Setup of run A:
Design TOP_VIEW, start of the top module:
module TOP_VIEW#(parameter alu_width =16)
(
  input wire [alu_width-1:0]    A,B,
  input wire                    clk,rst,
  input wire [3:0]              alu_fun,
  output wire                   arith_flag,carry_out,logic_flag,comp_flag,shift_flag,
  output wire [alu_width-1:0]   arith_out,logic_out,comp_out,shift_out
  );
For scale: roughly 2100 cells after synthesis, ~54 flip-flops, ~110 I/O pins, roughly 16000 um2 of cells after synthesis.
Settings: LEC_CHECK=0, CAP_MARGIN=20, CORE_MARGIN=2, CORE_UTILIZATION=70, SETUP_SLACK_MARGIN=-0.3, SLEW_MARGIN=20; clock period 31.5 ns.
run.sh (not shown) runs the stock make flow with config.mk's settings and CLKGATE_MAP_FILE=.
Run A never completed, since it errored out during global routing.
For run B, these inputs were changed with respect to run A:
Settings: a change of CORE_UTILIZATION from 70 to 65; a change of SETUP_SLACK_MARGIN from -0.3 to -1.87; a change of the clock period (ns, I/O delays scaled along) from 31.5 to 25.3.
## What came out
FAIL run B @ global routing: tool exited with error
Diff run A..run B | post-synth design cell area | unchanged
In run B the number of placed instances, taps included turned out 121 higher than in run A.
diff inputs: run B => run C
Settings: swapping 65 for 34 in CORE_UTILIZATION; clearing SETUP_SLACK_MARGIN, which used to be -1.87; swapping 25.3 for 41.6 in the clock period (ns, I/O delays scaled along).
### Flow results
- The flow did not stop early for run C: all stages ran, and the layout cleared the timing, DRC and antenna checks.
- Reported for run B and run C, number of buffers added by the clock tree synthesis step turned out identical to the last digit.
- Post-placement worst setup slack in run C is 6920 ps above run B.
- Comparing run C with run B, the clock sink count came out essentially unchanged.
- Die boundary width ends up higher on run C.
- Re sequential fraction of the synthesis area: no difference whatsoever between run B and run C.
- Going from run B to run C, standard-cell row count went up by 40%; cell area after synthesis closely matched the old numbers; die area now larger; routability-driven placement congestion ratio went down by about 7%.
- Diff run B -> run C: vertical die dimension rose about 37%; placed wire-length estimate fell 5900 um.

* * *

Starting RTL as in the previous note.
clock: 29.9 ns
lec_check: 0
abc_area: 1
cap_margin: 20
core_margin: 2
core_utilization: 68
cts_cluster_size: 72
place_density: 0.65
slew_margin: 20
tns_end_percent: 80
The starting point produced a layout that fails on negative setup slack.
Edit:
==> flow/config.mk (replaced) <==
export PLATFORM = sky130hd
export DESIGN_NAME = TOP_VIEW
export DESIGN_NICKNAME = TOP_VIEW
export VERILOG_FILES = /design/flow/design.v
export SDC_FILE = /design/flow/constraint.sdc
export NUM_CORES = 4
export LEC_CHECK = 0
export CAP_MARGIN = 20
export CORE_MARGIN = 2
export CORE_UTILIZATION = 40
export SLEW_MARGIN = 20
==> flow/constraint.sdc (replaced) <==
create_clock -name core_clock -period 35.1 [get_ports {clk}]
set_input_delay 7.0200 -clock core_clock [delete_from_list [all_inputs] [get_ports {clk}]]
set_output_delay 7.0200 -clock core_clock [all_outputs]
set_load 0.01 [all_outputs]
Effect: Now the flow completed with no timing, DRC or antenna violations. Worst setup slack is better by 3.0 ns. Synthesized cell count is lower by 15%. Via count is lower by 17%. Die area is higher by 69%. Wire length is lower by 11%. Sequential share of layout area is higher by 0.46 points. Sequential power is lower by 16%. Power is lower by 19%.

* * *

## exp/xenon
TOP_VIEW again, from the RTL that the note above started with.
## TOP_VIEW
module TOP_VIEW#(parameter alu_width =16)
(
  input wire [alu_width-1:0]    A,B,
  input wire                    clk,rst,
  input wire [3:0]              alu_fun,
  output wire                   arith_flag,carry_out,logic_flag,comp_flag,shift_flag,
  output wire [alu_width-1:0]   arith_out,logic_out,comp_out,shift_out
  );
clock: 35.0 ns
lec_check: 0
cap_margin: 20
core_margin: 2
core_utilization: 70
cts_cluster_diameter: 52
slew_margin: 20
tns_end_percent: 5
--- input diff exp/xenon..exp/pepper ---
# exp/xenon
export LEC_CHECK = 0
export CAP_MARGIN = 20
export CORE_MARGIN = 2
export CORE_UTILIZATION = 70
export CTS_CLUSTER_DIAMETER = 52
export SLEW_MARGIN = 20
export TNS_END_PERCENT = 5
create_clock -name core_clock -period 35.0 [get_ports {clk}]
# exp/pepper
export LEC_CHECK = 0
export ABC_AREA = 1
export CAP_MARGIN = 20
export CORE_MARGIN = 2
export CORE_UTILIZATION = 70
export CTS_CLUSTER_DIAMETER = 52
export CTS_CLUSTER_SIZE = 77
export SETUP_SLACK_MARGIN = 4.51
export SLEW_MARGIN = 20
create_clock -name core_clock -period 35.0 [get_ports {clk}]
Stage in which a tool error killed exp/pepper: global routing.
On core box area, the higher figure sits with exp/xenon, not exp/pepper.
The total cells reported by yosys after synthesis number comes out higher for exp/pepper vs exp/xenon.
Changes observed in exp/pepper relative to exp/xenon: area after synthesis decreased 53 um^2, die area shrank by about 0.3%, maximum level of the CTS H-tree now sits at about the same level, mean instance size in the synthesized netlist fell about 15%.
Input changes introduced in exp/umber (baseline for comparison: exp/pepper):
# exp/pepper
export LEC_CHECK = 0
export ABC_AREA = 1
export CAP_MARGIN = 20
export CORE_MARGIN = 2
export CORE_UTILIZATION = 70
export CTS_CLUSTER_DIAMETER = 52
export CTS_CLUSTER_SIZE = 77
export SETUP_SLACK_MARGIN = 4.51
export SLEW_MARGIN = 20
create_clock -name core_clock -period 35.0 [get_ports {clk}]
# exp/umber
export LEC_CHECK = 0
export CAP_MARGIN = 20
export CORE_MARGIN = 2
export CORE_UTILIZATION = 66
export SLEW_MARGIN = 20
create_clock -name core_clock -period 35.1 [get_ports {clk}]
Notes after the runs:
exp/umber completed end to end with timing, DRC and antenna clean.
Compared with exp/pepper, exp/umber shows synthesized area higher by 53 um^2.
Compared with exp/pepper, in exp/umber die width has increased, synthesized cell count lost about 15%, chip area line of the yosys report went up about 0.33%.
For die area, dividing the value from exp/pepper by the value from exp/umber gives 0.941.
Relative to exp/umber, the following input files were edited for exp/harbor:
# exp/umber
export LEC_CHECK = 0
export CAP_MARGIN = 20
export CORE_MARGIN = 2
export CORE_UTILIZATION = 66
export SLEW_MARGIN = 20
create_clock -name core_clock -period 35.1 [get_ports {clk}]
# exp/harbor
export LEC_CHECK = 0
export CAP_MARGIN = 20
export CORE_MARGIN = 2
export CORE_UTILIZATION = 40
export SLEW_MARGIN = 20
create_clock -name core_clock -period 15.4 [get_ports {clk}]
[summary]
exp/harbor vs. exp/umber: amount of wire on met3 after detailed routing now smaller, clock network fraction of total power now smaller, final critical-path setup slack now smaller. The synthesis-to-finish area growth in exp/harbor was higher than what exp/umber gave. exp/harbor ends up with a count of plain and timing-repair buffers in the layout that is 240% higher than in exp/umber. Row met3 track demand over resource in global routing: exp/harbor lower / exp/umber higher. Cmp exp/harbor vs exp/umber: critical path depth lower in exp/harbor. Summary of exp/harbor over exp/umber: multi-input gate share of total cell area -12 points; switching power now sits higher. Summary of exp/umber and exp/harbor: one run falls short of a clean finish, namely exp/harbor. Completing all stages was not enough for exp/harbor: its layout failed the final checks because of negative setup slack. Of exp/umber and exp/harbor, the run reporting the lower final total power was exp/umber.
Relative to exp/harbor, the following input files were edited for exp/raven:
# exp/harbor
export LEC_CHECK = 0
export CAP_MARGIN = 20
export CORE_MARGIN = 2
export CORE_UTILIZATION = 40
export SLEW_MARGIN = 20
create_clock -name core_clock -period 15.4 [get_ports {clk}]
# exp/raven
export LEC_CHECK = 0
export CAP_MARGIN = 20
export CORE_MARGIN = 2
export CORE_UTILIZATION = 40
export CTS_CLUSTER_DIAMETER = 398
export CTS_CLUSTER_SIZE = 98
export SLEW_MARGIN = 20
export TNS_END_PERCENT = 5
create_clock -name core_clock -period 36.0 [get_ports {clk}]
--- outcome ---
- exp/raven finished all stages; the layout is clean.
- Measured against exp/harbor, the internal power of exp/raven comes out at 0.35 times the reference value.
- As far as number of enable-type register cells in the synthesized netlist goes, exp/harbor and exp/raven are indistinguishable; the numbers are identical.
- Core utilization was lower in the run labelled exp/raven.
- Taking exp/raven as 1.0, exp/harbor lands at 2.7 on net switching power.
- Comparing sequential share of cell area for exp/harbor and exp/raven, the smaller number came from exp/harbor.
- exp/raven vs exp/harbor on worst slack after detailed placement: exp/raven is the higher one.
- Changes observed in exp/raven relative to exp/harbor: part of the total power dissipated in the clock network up 0.8 points, final non-filler cell total down 17%, cell area down about 23%.
Input changes introduced in exp/nickel (baseline for comparison: exp/raven):
# exp/raven
export LEC_CHECK = 0
export CAP_MARGIN = 20
export CORE_MARGIN = 2
export CORE_UTILIZATION = 40
export CTS_CLUSTER_DIAMETER = 398
export CTS_CLUSTER_SIZE = 98
export SLEW_MARGIN = 20
export TNS_END_PERCENT = 5
create_clock -name core_clock -period 36.0 [get_ports {clk}]
# exp/nickel
export LEC_CHECK = 0
export CAP_MARGIN = 20
export CELL_PAD_IN_SITES_DETAIL_PLACEMENT = 2
export CELL_PAD_IN_SITES_GLOBAL_PLACEMENT = 2
export CORE_MARGIN = 2
export CORE_UTILIZATION = 60
export GPL_ROUTABILITY_DRIVEN = 0
export MAX_ROUTING_LAYER = met4
export MIN_ROUTING_LAYER = met2
export SLEW_MARGIN = 20
create_clock -name core_clock -period 36.0 [get_ports {clk}]
--- outcome ---
The remaining runs in exp/raven and exp/nickel completed every stage, whereas exp/nickel halted early.
The flow ended early for exp/nickel: it failed with a tool error in global placement without I/O.
Diff exp/raven..exp/nickel | mux share of post-synthesis cell area | unchanged
Per the comparison of exp/nickel with exp/raven, overall die height lower, die size shows a reduction of about 33%, area of the synthesized netlist per yosys stat about even, floorplan core area went down by about 33%, pre-placement core utilization grew by 20 points.
exp/raven -> exp/nickel: count of instantiated cells in the yosys netlist delta 0, exact match
From exp/nickel to exp/raven, post-synthesis instance area did not move at all.
Power figures rest on the tool's default switching activity, not on a simulated workload.
